## convolution_stage2
module convolution_stage2 (
          in1,
          in2,
          in3,
          in4,
          in5,
          in6,
          in7,
          in8,
          clk,
          rst,
          start,
          conv_out
  );
input [99:0] in1, in2, in3, in4, in5, in6, in7, in8;
input         clk, rst, start;
output reg [7:0] conv_out;
wire  [3:0]  in1_1, in1_2, in1_3, in1_4, in1_5, in1_6, in1_7, in1_8, in1_9, in1_10, in1_11, in1_12, in1_13;
wire [3:0]   in1_14, in1_15, in1_16, in1_17, in1_18, in1_19, in1_20, in1_21, in1_22, in1_23, in1_24, in1_25;
wire  [3:0]  in2_1, in2_2, in2_3, in2_4, in2_5, in2_6, in2_7, in2_8, in2_9, in2_10, in2_11, in2_12, in2_13;
wire [3:0]   in2_14, in2_15, in2_16, in2_17, in2_18, in2_19, in2_20, in2_21, in2_22, in2_23, in2_24, in2_25;
wire  [3:0]  in3_1, in3_2, in3_3, in3_4, in3_5, in3_6, in3_7, in3_8, in3_9, in3_10, in3_11, in3_12, in3_13;
wire [3:0]   in3_14, in3_15, in3_16, in3_17, in3_18, in3_19, in3_20, in3_21, in3_22, in3_23, in3_24, in3_25;
wire  [3:0]  in4_1, in4_2, in4_3, in4_4, in4_5, in4_6, in4_7, in4_8, in4_9, in4_10, in4_11, in4_12, in4_13;
wire [3:0]   in4_14, in4_15, in4_16, in4_17, in4_18, in4_19, in4_20, in4_21, in4_22, in4_23, in4_24, in4_25;
wire  [3:0]  in5_1, in5_2, in5_3, in5_4, in5_5, in5_6, in5_7, in5_8, in5_9, in5_10, in5_11, in5_12, in5_13;
  ...
export LEC_CHECK = 0
export CAP_MARGIN = 20
export CORE_MARGIN = 8
export CORE_UTILIZATION = 55
export PLACE_DENSITY_LB_ADDON = 0.24
export SETUP_SLACK_MARGIN = 1.36
export SLEW_MARGIN = 15
create_clock -name core_clock -period 11.1 [get_ports {clk}]
run.sh (not shown) runs the stock make flow with config.mk's settings and CLKGATE_MAP_FILE=.
The first run produced a layout that fails on setup timing.
Change:
--- a/flow/config.mk
+++ b/flow/config.mk
@@ -7,7 +7,5 @@
 export LEC_CHECK = 0
 export CAP_MARGIN = 20
-export CORE_MARGIN = 8
-export CORE_UTILIZATION = 55
-export PLACE_DENSITY_LB_ADDON = 0.24
-export SETUP_SLACK_MARGIN = 1.36
-export SLEW_MARGIN = 15
+export CORE_MARGIN = 2
+export CORE_UTILIZATION = 40
+export SLEW_MARGIN = 20
==> flow/constraint.sdc (replaced) <==
create_clock -name core_clock -period 14.0 [get_ports {clk}]
set_input_delay 2.8000 -clock core_clock [delete_from_list [all_inputs] [get_ports {clk}]]
set_output_delay 2.8000 -clock core_clock [all_outputs]
set_load 0.01 [all_outputs]
=> This time the run finished clean; setup slack improved by 1800 ps; cell area shrinks by about 12%; cell count shrinks by about 6.5%; utilization shrinks by 26 points; global-route usage shrinks by 7.4 points; area after synthesis does not change.
Change:
--- a/flow/config.mk
+++ b/flow/config.mk
@@ -7,5 +7,12 @@
 export LEC_CHECK = 0
 export CAP_MARGIN = 20
+export CELL_PAD_IN_SITES_DETAIL_PLACEMENT = 1
+export CELL_PAD_IN_SITES_GLOBAL_PLACEMENT = 1
+export CORE_ASPECT_RATIO = 1.35
 export CORE_MARGIN = 2
-export CORE_UTILIZATION = 40
+export CORE_UTILIZATION = 15
+export CTS_CLUSTER_SIZE = 33
+export GPL_ROUTABILITY_DRIVEN = 1
+export HOLD_SLACK_MARGIN = 0.11
+export MAX_ROUTING_LAYER = met4
 export SLEW_MARGIN = 20
Count of clock-buffer cells in the layout stays the same.
Die area grows to 2.6 times its value.
Final cell count grows by 40%.
Worst setup slack degrades by 230 ps.
Core utilization shrinks by 28 points.
Change:
==> flow/config.mk (replaced) <==
export PLATFORM = sky130hd
export DESIGN_NAME = convolution_stage2
export DESIGN_NICKNAME = convolution_stage2
export VERILOG_FILES = /design/flow/design.v
export SDC_FILE = /design/flow/constraint.sdc
export NUM_CORES = 4
export LEC_CHECK = 0
export CAP_MARGIN = 20
export CELL_PAD_IN_SITES_DETAIL_PLACEMENT = 1
export CELL_PAD_IN_SITES_GLOBAL_PLACEMENT = 0
export CORE_ASPECT_RATIO = 1.35
export CORE_MARGIN = 2
export CORE_UTILIZATION = 64
export CTS_CLUSTER_SIZE = 68
export GPL_ROUTABILITY_DRIVEN = 0
export GPL_TIMING_DRIVEN = 0
export HOLD_SLACK_MARGIN = 0.11
export MAX_ROUTING_LAYER = met5
export SETUP_SLACK_MARGIN = -1.16
export SLEW_MARGIN = 20
export TNS_END_PERCENT = 85
=> The changed run never finished: it broke off in detailed placement with DPL-0033; area after synthesis is unchanged; die area falls by well over a third; synthesized cell count does not change.

---

Setup of pepper:
convolution_stage2 again, from the RTL that the note above started with.
## convolution_stage2
module convolution_stage2 (
          in1,
          in2,
          in3,
          in4,
          in5,
          in6,
          in7,
          in8,
          clk,
          rst,
          start,
          conv_out
  );
export LEC_CHECK = 0
export ABC_AREA = 0
export CAP_MARGIN = 20
export CORE_ASPECT_RATIO = 0.5
export CORE_MARGIN = 4
export CORE_UTILIZATION = 48
export CTS_CLUSTER_DIAMETER = 331
export CTS_CLUSTER_SIZE = 43
export GPL_ROUTABILITY_DRIVEN = 1
export GPL_TIMING_DRIVEN = 1
export HOLD_SLACK_MARGIN = 0.06
export MAX_ROUTING_LAYER = met5
export PLACE_DENSITY = 0.79
export SETUP_SLACK_MARGIN = 3.0
export SLEW_MARGIN = 25
export TNS_END_PERCENT = 15
create_clock -name core_clock -period 10.2 [get_ports {clk}]
What the final checks of pepper revealed, after a flow that finished every stage, was a layout that fails on setup timing.
> inputs changed (pepper -> onyx)
Settings: a change of CORE_MARGIN from 4 to 2; a change of TNS_END_PERCENT from 15 to 95; a change of SETUP_SLACK_MARGIN from 3.0 to 1.91; a change of GPL_ROUTABILITY_DRIVEN from 1 to 0; a change of CORE_UTILIZATION from 48 to 70; a change of CORE_ASPECT_RATIO from 0.5 to 1.43; a deleted CTS_CLUSTER_DIAMETER that had been 331; a change of PLACE_DENSITY from 0.79 to 0.67; a deleted CTS_CLUSTER_SIZE that had been 43; a deleted HOLD_SLACK_MARGIN that had been 0.06.
--- outcome ---
In the summary table, onyx is marked failed, with error GRT-0232 raised in global routing (5_1_grt).
There was hardly any difference in post-synthesis simple-gate area fraction between pepper and onyx.
Compared with pepper, in onyx core footprint went down 0.040 mm2, setup slack after placement lost 0.10 ns, number of buffers added on ports has remained practically unchanged, effective utilization at floorplan now larger.
[compare] base=pepper new=onyx: average size of a mapped cell held, total cell area at the placement stage -about 0.5%.
~same count of pins on the block boundary in pepper and onyx
Side by side, count of instances resized after the clock tree is built turned out lower in onyx than in pepper.
Relative to onyx, the following input files were edited for indigo:
Settings: CORE_ASPECT_RATIO now 0.94, was 1.43; CORE_UTILIZATION now 65, was 70; SETUP_SLACK_MARGIN now 0.21, was 1.91; PLACE_DENSITY no longer set, was 0.67; GPL_ROUTABILITY_DRIVEN now 1, was 0; the clock period (ns, I/O delays scaled along) now 7.48, was 10.2.
indigo finished all stages; however, its layout fails the closing checks, the failures being setup timing. As far as count of clock tree sinks is concerned, onyx and indigo perform about the same. Cell area reported after detailed placement: indigo > onyx. Comparing onyx against indigo, there is no change at all in count of buffers from port buffering. Reported for onyx and indigo, unique cell type count in the Yosys netlist turned out identical to the last digit. Diff onyx -> indigo: fraction of registers with async set or reset after synthesis essentially unchanged; floorplan core density decreased 5.0 points; placed wire-length estimate after detailed placement decreased 8500 um; die area increased 7.5%; total of cells resized after clock tree synthesis increased 390%. For horizontal die dimension, dividing the value from onyx by the value from indigo gives 0.78. On number of nets at floorplan, onyx and indigo are basically level.
> inputs changed (indigo -> fjord)
Settings: an added CTS_CLUSTER_SIZE of 37; a change of CORE_ASPECT_RATIO from 0.94 to 0.71; a change of SETUP_SLACK_MARGIN from 0.21 to 2.15; a change of MAX_ROUTING_LAYER from met5 to met4; a change of CORE_UTILIZATION from 65 to 70; a change of the clock period (ns, I/O delays scaled along) from 7.48 to 12.3.
Findings:
Complete run, failing final checks: fjord, reason setup timing. When the final numbers for indigo and fjord were put side by side, the worst setup slack turned out to be greater in fjord. fjord vs indigo — number of buffers other than clock buffers in the final layout dropped 272. Looking at highest routed metal layer, the met5 result is from indigo; the met4 one comes from fjord. Comparing fjord against indigo, there is no change at all in net count entering floorplan. Diff indigo -> fjord | well-tap cell count | decrease of 8.8%. Taking indigo as the reference, in fjord total stage count of the critical path went up; signed area change from the synthesized netlist to the final layout went down. First-iteration DRC count grows by more than a quarter when moving from indigo to fjord. Summary of fjord over indigo: final cell area excluding filler cells decreased by 0.0025 mm2 relative to the old numbers.
